run A:
## calc_top
module calc_top (
   input              clk,
   input              rst,
   input      [15:0]  data_x,
   input      [1:0]   KEY,
   input      [6:0]   SW,
   output     [7:0]   HEX0,
   output     [7:0]   HEX1,
   output     [7:0]   HEX2,
   output     [7:0]   HEX3,
   output     [7:0]   HEX4,
   output     [7:0]   HEX5,
   output     [1:0]   LEDR
   );
wire [3:0] bcd2, bcd1, bcd0;
wire neg;
wire [15:0] smooth_out;
wire nothing;
wire [9:0] BCD_in;
smooth_filter my_filter (.clk(clk), .reset(rst), .in(data_x[15:0]), .SW(SW[1:0]), .out(smooth_out));
cal my_cal (.clk(clk), .KEY(KEY), .SW(SW[6:2]), .smooth_out(smooth_out), .LEDR(LEDR[1:0]), .nothing(nothing), .BCD_in(BCD_in));
bin2bcd my_bin2bcd (.bin(BCD_in), .bcd2(bcd2), .bcd1(bcd1), .bcd0(bcd0), .neg(neg));
seg7 my_seg7 (.HEX0(HEX0), .HEX1(HEX1), .HEX2(HEX2), .HEX3(HEX3), .HEX4(HEX4), .HEX5(HEX5), .clk(clk), .rst(rst), .nothing(nothing), .display({bcd2, bcd1, bcd0}), .neg(neg));
endmodule
==> flow/config.mk <==
export PLATFORM = sky130hd
export DESIGN_NAME = calc_top
export DESIGN_NICKNAME = calc_top
export VERILOG_FILES = /design/flow/design.v
export SDC_FILE = /design/flow/constraint.sdc
export NUM_CORES = 4
export LEC_CHECK = 0
export ABC_AREA = 1
export CAP_MARGIN = 20
export CORE_MARGIN = 2
export CORE_UTILIZATION = 70
export CTS_CLUSTER_DIAMETER = 52
export CTS_CLUSTER_SIZE = 74
export PLACE_DENSITY = 0.35
export SETUP_SLACK_MARGIN = -0.04
export SLEW_MARGIN = 20
==> flow/constraint.sdc <==
create_clock -name core_clock -period 20.9 [get_ports {clk}]
set_input_delay 4.1800 -clock core_clock [delete_from_list [all_inputs] [get_ports {clk}]]
set_output_delay 4.1800 -clock core_clock [all_outputs]
set_load 0.01 [all_outputs]
run.sh (not shown) runs the stock make flow with config.mk's settings and CLKGATE_MAP_FILE=.
Although it ran to completion, run A produced a layout that fails the final checks because of negative setup slack.
## Diff of input files: run B against run A
Settings: removing PLACE_DENSITY (formerly 0.35); removing CTS_CLUSTER_DIAMETER (formerly 52); setting PLACE_DENSITY_LB_ADDON to 0.27 for the first time; changing CORE_UTILIZATION from 70 to 72; changing CTS_CLUSTER_SIZE from 74 to 15; changing the clock period (ns, I/O delays scaled along) from 20.9 to 21.6.
Run A finished all stages; however, its layout fails the closing checks, the failures being negative setup slack.
The final report for run B shows a completed flow and a layout that fails verification, specifically negative setup slack.
Run A → run B: power shows no meaningful change, depth of the most critical reg-to-reg path shows an increase of 1, count of plain and timing-repair buffers in the layout shows an increase of about 1.4%, share of the core filled by cells before placement shows an increase of 2.4 points.
Input-level comparison between run C and run B:
Settings: a deleted SETUP_SLACK_MARGIN that had been -0.04; a deleted PLACE_DENSITY_LB_ADDON that had been 0.27; a deleted CTS_CLUSTER_SIZE that had been 15; a deleted ABC_AREA that had been 1; a change of CORE_UTILIZATION from 72 to 40; a change of the clock period (ns, I/O delays scaled along) from 21.6 to 27.2.
## What came out
Run C went all the way through synthesis, placement and routing and the layout is clean on timing, DRC and antenna.
In the flow results for run B and run C, the total power is smaller on run C.
Clock network contribution to total cell area on run C is up relative to run B.
When the final numbers for run B and run C were put side by side, the area of all placed cells without fillers turned out to be greater in run B.
Compared with run B, run C has extra setup slack.
Compared with run B, run C shows clock skew lower by 6.1 ps.
When run C is measured against run B, its depth of the worst register-to-register path turns out 2 lower.
Run C vs run B, hold slack went down by 32 ps.
Compared with run B, in run C post-layout period usage of the worst path lost 17 points, via count went down 3096, area after synthesis up about 4.6%.
Number of gates on the worst path with buffers counted for run C: 13 down relative to run B
Edits applied to the flow inputs when going from run C to run D:
Settings: CORE_UTILIZATION now 70, was 40; SETUP_SLACK_MARGIN now -0.43, previously not set; CAP_MARGIN now 15, was 20; ABC_AREA now 1, previously not set; the clock period (ns, I/O delays scaled along) now 20.3, was 27.2.
==> comparison <==
- In run D the implementation completed, yet the final layout does not meet the checks, the culprit being negative setup slack.
- Worst setup slack (lower): run D
- Of the two candidates, run C has the better post-placement setup slack and run D the worse one.
- In the reports for run D and run C, the smaller synthesized area belongs to run D.
- Diff run C -> run D: relative slew slack moved down; total power of the final layout moved up.
- Relative to run C, the final cell area reported for run D is higher.
- my_filter.r1[0] as the startpoint of the most critical setup path was reported by run C, and my_filter.r1[1] by run D.
- Of run D and run C, run C shows the lower area share of buffers outside the clock network, with run D above it.
- Run D against run C: detail-routed net length per standard cell moved up, sequential portion of the cell area lower.

---

== juniper ==
Starting RTL as in the previous note.
Settings: LEC_CHECK=0, CAP_MARGIN=20, CORE_MARGIN=2, CORE_UTILIZATION=61, CTS_CLUSTER_DIAMETER=136, CTS_CLUSTER_SIZE=28, GPL_ROUTABILITY_DRIVEN=1, MIN_ROUTING_LAYER=met1, PLACE_DENSITY_LB_ADDON=0.18, SETUP_SLACK_MARGIN=5.0, SLEW_MARGIN=20, TNS_END_PERCENT=75; clock period 42.0 ns.
juniper: no failed stages, no open violations at the end
[inputs] ember vs juniper
- GPL_ROUTABILITY_DRIVEN no longer set, was 1
- CTS_CLUSTER_SIZE now 13, was 28
- TNS_END_PERCENT no longer set, was 75
- SETUP_SLACK_MARGIN now -0.04, was 5.0
- CORE_UTILIZATION now 71, was 61
- ABC_AREA now 1, previously not set
- PLACE_DENSITY_LB_ADDON now 0.27, was 0.18
- CTS_CLUSTER_DIAMETER no longer set, was 136
- MIN_ROUTING_LAYER no longer set, was met1
- the clock period (ns, I/O delays scaled along) now 21.6, was 42.0
Results
- Changes observed in ember relative to juniper: post-synth area from yosys stat lower; data required time of the worst path fell by 16320 ps; depth of the most critical reg-to-reg path now larger; critical path depth shows an increase of 15; fraction of the cycle the final worst path needs grew by 35 points.
- | switching power of the nets | ember vs juniper | worse |
- In the metrics for juniper and ember, the one carrying the higher share of power burned in the clock network is ember.
- Number of nets with antenna violations after routing came out exactly the same in juniper and ember.
- In the metrics for juniper and ember, the one carrying the lower total cell area at the placement stage is juniper.
- What the final checks of ember revealed, after a flow that finished every stage, was a layout that fails on negative setup slack.
- Delta(via density per instance, ember - juniper) > 0
Inputs modified between ember and tundra:
- CTS_CLUSTER_DIAMETER: unset -> 52
- PLACE_DENSITY_LB_ADDON: 0.27 -> unset
- CORE_UTILIZATION: 71 -> 72
- CTS_CLUSTER_SIZE: 13 -> 74
- PLACE_DENSITY: unset -> 0.35
- the clock period (ns, I/O delays scaled along): 21.6 -> 20.9
==> results <==
Status(tundra) = ERROR, stage = 5_1_grt
ember -> tundra: vertical extent of the die decreased slightly
The complex-gate fraction of the synthesized area on ember is in line with that on tundra.
Relative to ember, tundra improves die outline area.
Placed wire-length estimate after detailed placement for tundra: 21% up relative to ember
Higher routability-driven placement congestion ratio goes to tundra over ember.
For the overall die width, tundra came in 1.1 um lower than ember did.
The inputs of raven differ from those of tundra as listed below.
- clearing SETUP_SLACK_MARGIN, which used to be -0.04
- swapping 52 for 42 in CTS_CLUSTER_DIAMETER
- swapping 74 for 37 in CTS_CLUSTER_SIZE
- swapping 20.9 for 21.0 in the clock period (ns, I/O delays scaled along)
==> comparison <==
- Going from tundra to raven, number of flops mapped to enable cells by yosys flat, number of buffers on the longest clock path did not really move.
- Diff raven..tundra | total placed instance area | negligible
- Summary of raven over tundra: level count of the clock H-tree level; number of buffers inserted to repair setup after CTS moved down.
- raven did not finish; a tool error ended it in 5_1_grt.
- raven vs. tundra: die area closely matched the old numbers; number of gates given a new drive strength after cts decreased by 98 relative to the old numbers.
- Pre-CTS worst setup slack: raven vs tundra up 290 ps
- raven vs tundra: HPWL after detailed placement down in raven
Changes in cedar relative to raven:
- PLACE_DENSITY no longer set, was 0.35
- CTS_CLUSTER_SIZE no longer set, was 37
- CAP_MARGIN now 15, was 20
- CTS_CLUSTER_DIAMETER no longer set, was 42
- CORE_UTILIZATION now 65, was 72
- the clock period (ns, I/O delays scaled along) now 15.9, was 21.0
### Flow results
Taking raven as the reference, in cedar buffer count from post-CTS setup fixing has increased, TritonCTS buffer count has decreased, count of mapped cells out of synthesis has remained practically unchanged, post-synthesis instance area has remained practically unchanged, die area has increased.
Core footprint in cedar is 11% above raven.
Every stage of cedar finished as expected; the final checks, on the other hand, flagged negative setup slack, which means the layout fails.
Compared with raven, cedar shows total cell area at the placement stage that has gone up slightly.
Placer's final routability congestion estimate delta for cedar relative to raven: 5.1% lower
Compare raven and cedar | HPWL after detailed placement higher: raven
Delta (cedar minus raven): die boundary height picked up an extra about 5%; post-placement cell count picked up an extra 51.
> inputs changed (cedar -> maple)
- TNS_END_PERCENT: unset -> 5
- CORE_UTILIZATION: 65 -> 68
- SETUP_SLACK_MARGIN: unset -> 4.57
### Flow results
- Finished, but not clean: maple, with negative setup slack.
- Side by side, number of signal-net buffers in the layout turned out higher in maple than in cedar.
- maple vs cedar: final critical path time including I/O delays and setup up
- Re combined buffer and inverter count along the critical path: maple and cedar aren't equal, and the higher value belongs to cedar.
Power is estimated from default activity; no workload was simulated.
